==> job 3386: inputs <==
## mul
module mul(
    input         mul_clk,
    input         resetn,
    input         mul_signed,
    input  [31:0] x,
    input  [31:0] y,
    input         de_to_ex_valid,
    input         ex_allowin,
    output [63:0] result
);
make LEC_CHECK=0 CAP_MARGIN=30 CORE_MARGIN=2 CORE_UTILIZATION=72 CTS_CLUSTER_SIZE=71 GPL_ROUTABILITY_DRIVEN=1 HOLD_SLACK_MARGIN=0.29 MIN_ROUTING_LAYER=met1 PLACE_DENSITY_LB_ADDON=0.28 SETUP_SLACK_MARGIN=1.6 SLEW_MARGIN=5 TNS_END_PERCENT=70 finish   # period 6.51 ns
run.sh (not shown) runs the stock make flow with config.mk's settings and CLKGATE_MAP_FILE=.
==> job 7927: changes against job 3386 <==
==> flow/config.mk (replaced) <==
export PLATFORM = sky130hd
export DESIGN_NAME = mul
export DESIGN_NICKNAME = mul
export VERILOG_FILES = /design/flow/design.v
export SDC_FILE = /design/flow/constraint.sdc
export NUM_CORES = 4
export LEC_CHECK = 0
export ABC_AREA = 1
export CAP_MARGIN = 30
export CELL_PAD_IN_SITES_DETAIL_PLACEMENT = 1
export CELL_PAD_IN_SITES_GLOBAL_PLACEMENT = 3
export CORE_ASPECT_RATIO = 1.27
export CORE_MARGIN = 6
export CORE_UTILIZATION = 66
export CTS_CLUSTER_SIZE = 93
export GPL_ROUTABILITY_DRIVEN = 1
export GPL_TIMING_DRIVEN = 0
export HOLD_SLACK_MARGIN = 0.25
export MAX_ROUTING_LAYER = met5
export MIN_ROUTING_LAYER = met2
export PLACE_DENSITY_LB_ADDON = 0.04
export SETUP_SLACK_MARGIN = 1.23
export SLEW_MARGIN = 5
export TNS_END_PERCENT = 5
==> flow/constraint.sdc (replaced) <==
create_clock -name core_clock -period 7.25 [get_ports {mul_clk}]
set_input_delay 1.4500 -clock core_clock [delete_from_list [all_inputs] [get_ports {mul_clk}]]
set_output_delay 1.4500 -clock core_clock [all_outputs]
set_load 0.01 [all_outputs]
==> comparison table <==
                                                                             job 3386                job 7927
Yosys top cell area share                                                       33.1%                   33.7%
Die Width                                                                      281 um                  267 um
Post-synthesis cell count from yosys                                             4958                    5530
Result of the run                                          complete, but fails checks  stopped before the end
Last stage reached                                                                  -    3_1_place_gp_skip_io
Reasons for failing layout checks                                        setup timing                       -
Placeable core region                                                       75900 um2               81500 um2
Cell with the most instances after synthesis                    sky130_fd_sc_hd__fa_1  sky130_fd_sc_hd__inv_1
Unique cell types                                                                  78                      44
Post-synthesis instance area                                                55300 um2               54300 um2
AND-OR/OR-AND share of the synthesized area                                     14.9%                   17.5%
Chip Footprint                                                              79000 um2               89400 um2
Post-synthesis adder-cell area fraction                                         31.0%                   31.6%
Post-Syn Instances                                                               4958                    5530
Synth mux share                                                                0.256%                      0%
Avg Cell Area, Syn                                                           11.1 um2                9.82 um2
Fp util                                                                         72.8%                   66.6%
Fraction of the mapped netlist area in simple logic gates                       3.66%                   6.61%

* * *

==> job 7402 <==
==> flow/design.v <==
module mul(
    input         mul_clk,
    input         resetn,
    input         mul_signed,
    input  [31:0] x,
    input  [31:0] y,
    input         de_to_ex_valid,
    input         ex_allowin,
    output [63:0] result
);
    wire [16:0] booth_c;                              
    wire [63:0] booth_part_prod [16:0];               
    wire [16:0] part_prod [63:0];                     
    wire [63:0] x_mul = {{32{x[31]&mul_signed}}, x}; 
    wire [33:0] y_mul = {{ 2{y[31]&mul_signed}}, y};
    genvar j;
    generate
    for(j = 0; j < 17; j = j + 1) begin : booth
        if(j == 0) begin
          booth_2b booth_0(
                            .Y({y_mul[1:0], 1'b0}), 
                            .X(x_mul             ),
                            .P(booth_part_prod[0]), 
                            .C(booth_c[0]        )
                          );
        end else begin
          booth_2b booth(
                            .Y(y_mul[2*j+1:2*j-1]), 
                            .X(x_mul<<(2*j)      ), 
                            .P(booth_part_prod[j]), 
                            .C(booth_c[j]        )
                        );
        end
    end
    endgenerate
    genvar k;
    generate
    for(k = 0; k < 64; k = k + 1)
        begin: switch
            assign part_prod[k] = {
                                        booth_part_prod[16][k],
                                        booth_part_prod[15][k], 
                                        booth_part_prod[14][k], 
                                        booth_part_prod[13][k], 
                                        booth_part_prod[12][k], 
                                        booth_part_prod[11][k], 
                                        booth_part_prod[10][k], 
                                        booth_part_prod[ 9][k], 
                                        booth_part_prod[ 8][k], 
                                        booth_part_prod[ 7][k], 
                                        booth_part_prod[ 6][k], 
                                        booth_part_prod[ 5][k], 
                                        booth_part_prod[ 4][k], 
                                        booth_part_prod[ 3][k], 
                                        booth_part_prod[ 2][k], 
                                        booth_part_prod[ 1][k], 
                                        booth_part_prod[ 0][k]
                                  };
        end
    endgenerate
    reg  [16:0] booth_c_r;               
    reg  [16:0] part_prod_r[63:0];       
    wire [13:0] c[63:0];                 
    wire [63:0] add_src1, add_src2;      
    always @(posedge mul_clk)
    begin
        if(de_to_ex_valid & ex_allowin) begin
                booth_c_r <= booth_c;
        end
    end
    genvar m;
    generate
        for(m = 0; m < 64; m = m + 1) begin : part_prod_trans
            always @(posedge mul_clk)
            begin
                if(de_to_ex_valid & ex_allowin) begin
                    part_prod_r[m] <= part_prod[m];
                end
            end
        end
    endgenerate
    assign c[0] = booth_c_r[13:0];
    assign add_src2[0] = booth_c_r[14];
    genvar i;
    generate
    for(i = 0; i < 64; i = i + 1) 
    begin: wallace
        if(i < 63) begin
            wallace_16 wallace(
                                    .cin    (c[i]          ), 
                                    .data_in(part_prod_r[i]), 
                                    .cout   (c[i+1]        ), 
                                    .C      (add_src2[i+1] ), 
                                    .S      (add_src1[i]   )
                               );
        end else begin
            wallace_16 wallace_63(
                                    .cin    (c[63]          ),
                                    .data_in(part_prod_r[63]), 
                                    .S      (add_src1[63]   )
                                 );
        end
    end
    endgenerate
    assign result = add_src1 + add_src2 + booth_c_r[15] + booth_c_r[16];
endmodule
module booth_2b(
    input [2:0] Y,
    input [63:0] X,
    output [63:0] P,
    output C
);
    assign P = Y==3'b001 ? X      :
               Y==3'b010 ? X      :
               Y==3'b011 ? X<<1   :
               Y==3'b100 ? ~(X<<1):
               Y==3'b101 ? ~X     :
               Y==3'b110 ? ~X     :
                           68'd0;
    assign C = Y==3'b100 || Y==3'b101 || Y==3'b110;
endmodule
module wallace_16(
    input  [13:0] cin,
    input  [16:0] data_in,
    output [13:0] cout,
    output        C,
    output        S
);
    wire B1_2, A1_2, C1_3, B1_3, A1_3, A2_0, C2_1, B2_1, A2_1, B3_1, A3_1, A4_0, B4_0, A5_0;
    function [1:0] Add_1;
        input A, B, CIN;
        begin
          Add_1 = A + B + CIN;
        end
    endfunction
    assign {cout[ 0], B1_2} = Add_1(data_in[ 4], data_in[ 3], data_in[ 2]),
           {cout[ 1], A1_2} = Add_1(data_in[ 7], data_in[ 6], data_in[ 5]),
           {cout[ 2], C1_3} = Add_1(data_in[10], data_in[ 9], data_in[ 8]),
           {cout[ 3], B1_3} = Add_1(data_in[13], data_in[12], data_in[11]),
           {cout[ 4], A1_3} = Add_1(data_in[16], data_in[15], data_in[14]),
           {cout[ 5], A2_0} = Add_1(    cin[ 2],     cin[ 1],     cin[ 0]),
           {cout[ 6], C2_1} = Add_1(data_in[ 0],     cin[ 4],     cin[ 3]),
           {cout[ 7], B2_1} = Add_1(       A1_2,        B1_2, data_in[ 1]),
           {cout[ 8], A2_1} = Add_1(       A1_3,        B1_3,        C1_3),
           {cout[ 9], B3_1} = Add_1(       A2_0,     cin[ 6],     cin[ 5]),
           {cout[10], A3_1} = Add_1(       A2_1,        B2_1,        C2_1),
           {cout[11], B4_0} = Add_1(    cin[ 9],     cin[ 8],     cin[ 7]),
           {cout[12], A4_0} = Add_1(       A3_1,        B3_1,     cin[10]),
           {cout[13], A5_0} = Add_1(       A4_0,        B4_0,     cin[11]),
           {C       , S   } = Add_1(       A5_0,     cin[13],     cin[12]);
endmodule
==> flow/run.sh <==
#!/bin/bash
# the make line also repeats each setting of config.mk as NAME=value (left out here)
make -C /OpenROAD-flow-scripts/flow DESIGN_CONFIG=/design/flow/config.mk WORK_HOME=/design/flow/orfs CLKGATE_MAP_FILE= finish
==> flow/config.mk <==
export PLATFORM = sky130hd
export DESIGN_NAME = mul
export DESIGN_NICKNAME = mul
export VERILOG_FILES = /design/flow/design.v
export SDC_FILE = /design/flow/constraint.sdc
export NUM_CORES = 4
export LEC_CHECK = 0
export CAP_MARGIN = 20
export CELL_PAD_IN_SITES_DETAIL_PLACEMENT = 1
export CELL_PAD_IN_SITES_GLOBAL_PLACEMENT = 0
export CORE_MARGIN = 2
export CORE_UTILIZATION = 40
export GPL_ROUTABILITY_DRIVEN = 0
export GPL_TIMING_DRIVEN = 1
export HOLD_SLACK_MARGIN = 0.01
export MAX_ROUTING_LAYER = met4
export PLACE_DENSITY_LB_ADDON = 0.26
export SLEW_MARGIN = 20
export TNS_END_PERCENT = 80
==> flow/constraint.sdc <==
create_clock -name core_clock -period 12.0 [get_ports {mul_clk}]
set_input_delay 2.4000 -clock core_clock [delete_from_list [all_inputs] [get_ports {mul_clk}]]
set_output_delay 2.4000 -clock core_clock [all_outputs]
set_load 0.01 [all_outputs]
==> inputs of job 5999, as changes to job 7402 <==
Settings changed: ABC_AREA from default to 1, CAP_MARGIN 20 to 40, CELL_PAD_IN_SITES_GLOBAL_PLACEMENT 0 to 3, CORE_ASPECT_RATIO from default to 1.27, CORE_MARGIN 2 to 6, CORE_UTILIZATION 40 to 66, CTS_CLUSTER_DIAMETER from default to 64, CTS_CLUSTER_SIZE from default to 93, GPL_ROUTABILITY_DRIVEN 0 to 1, GPL_TIMING_DRIVEN 1 to 0, HOLD_SLACK_MARGIN 0.01 to 0.25, MAX_ROUTING_LAYER met4 to met5, MIN_ROUTING_LAYER from default to met2, PLACE_DENSITY_LB_ADDON 0.26 to 0.04, SETUP_SLACK_MARGIN from default to 1.23, SLEW_MARGIN 20 to 5, TNS_END_PERCENT 80 to 65.
==> flow/constraint.sdc (replaced) <==
create_clock -name core_clock -period 7.25 [get_ports {mul_clk}]
set_input_delay 1.4500 -clock core_clock [delete_from_list [all_inputs] [get_ports {mul_clk}]]
set_output_delay 1.4500 -clock core_clock [all_outputs]
set_load 0.01 [all_outputs]
==> inputs of job 9899, as changes to job 7402 <==
Settings changed: ABC_AREA from default to 1, CAP_MARGIN 20 to 30, CELL_PAD_IN_SITES_GLOBAL_PLACEMENT 0 to 3, CORE_ASPECT_RATIO from default to 1.27, CORE_UTILIZATION 40 to 16, CTS_CLUSTER_SIZE from default to 59, GPL_ROUTABILITY_DRIVEN 0 to 1, GPL_TIMING_DRIVEN 1 to 0, HOLD_SLACK_MARGIN 0.01 to 0.25, MAX_ROUTING_LAYER met4 to default, MIN_ROUTING_LAYER from default to met2, PLACE_DENSITY_LB_ADDON 0.26 to 0.04, SETUP_SLACK_MARGIN from default to 1.65, SLEW_MARGIN 20 to 5, TNS_END_PERCENT 80 to 70.
==> flow/constraint.sdc (replaced) <==
create_clock -name core_clock -period 7.25 [get_ports {mul_clk}]
set_input_delay 1.4500 -clock core_clock [delete_from_list [all_inputs] [get_ports {mul_clk}]]
set_output_delay 1.4500 -clock core_clock [all_outputs]
set_load 0.01 [all_outputs]
==> inputs of job 3240, as changes to job 7402 <==
Settings changed: CELL_PAD_IN_SITES_DETAIL_PLACEMENT 1 to default, CELL_PAD_IN_SITES_GLOBAL_PLACEMENT 0 to default, CORE_UTILIZATION 40 to 72, CTS_CLUSTER_DIAMETER from default to 30, GPL_ROUTABILITY_DRIVEN 0 to default, GPL_TIMING_DRIVEN 1 to default, HOLD_SLACK_MARGIN 0.01 to -0.08, PLACE_DENSITY from default to 0.41, PLACE_DENSITY_LB_ADDON 0.26 to default, SETUP_SLACK_MARGIN from default to 1.9, TNS_END_PERCENT 80 to 40.
==> flow/constraint.sdc (replaced) <==
create_clock -name core_clock -period 6.51 [get_ports {mul_clk}]
set_input_delay 1.3020 -clock core_clock [delete_from_list [all_inputs] [get_ports {mul_clk}]]
set_output_delay 1.3020 -clock core_clock [all_outputs]
set_load 0.01 [all_outputs]
==> summary of the runs <==
Job 3240 reached the layout checks and failed them: negative setup slack. Job 7402 completed without violations. Job 9899 produced a layout that fails on negative setup slack. Job 5999 did not get past global placement without I/O (3_1_place_gp_skip_io), error FLW-0024. Cell area, lowest first: job 7402, job 3240, job 9899. The lowest worst hold slack belongs to job 9899, the highest to job 7402. Against job 9899, the non-clock buffer count of job 3240 is lower by 381. The lowest sequential share of layout area belongs to job 9899, the highest to job 7402. Critical path depth is the same in job 7402 and job 3240. Flip-flop count is the same in job 7402 and job 3240. Via count, lowest first: job 7402, job 3240, job 9899. In job 9899 the cell count is larger than in job 7402, by 63%.
==> figures <==
| metric | job 9899 | job 7402 | job 3240 | job 5999 |
|---|---|---|---|---|
| DR top layer | met5 | met4 | met4 | - |
| Master of the slowest instance on the critical path | sky130_fd_sc_hd__fa_2 | sky130_fd_sc_hd__clkdlybuf4s50_1 | sky130_fd_sc_hd__fa_2 | - |
| Post-Route WL | 457 mm | 204 mm | 188 mm | - |
| Placed Cells incl. Taps | 10300 | 6566 | 6096 | - |
| Beginning of the worst hold path | y[23] | y[5] | y[29] | - |
| Combinational share of cell area | 47.1% | 54.1% | 52.8% | - |
| Total negative slack for setup checks | -85.53 ns | 0 ns | -115.29 ns | - |
| Drt first-iter violations | 11900 | 4471 | 6697 | - |
| Run status | complete, but fails checks | timing/DRC/antenna clean | complete, but fails checks | did not finish |
| Stage where the flow stopped | - | - | - | global placement without I/O (3_1_place_gp_skip_io) |
| Layout check failures | negative setup slack | - | negative setup slack | - |
| Placed inst area | 64100 sq um | 58100 sq um | 59600 sq um | - |
| Portion of the layout cell area used by clock cells | 3.76% | 4.08% | 6.00% | - |
| Max Cap Violations | 0 | 0 | 0 | - |
| Met1 demand-to-capacity share in global routing | 0% | 38.2% | 62.3% | - |
| CTS Buffer Depth | 3 | 3 | 3 | - |
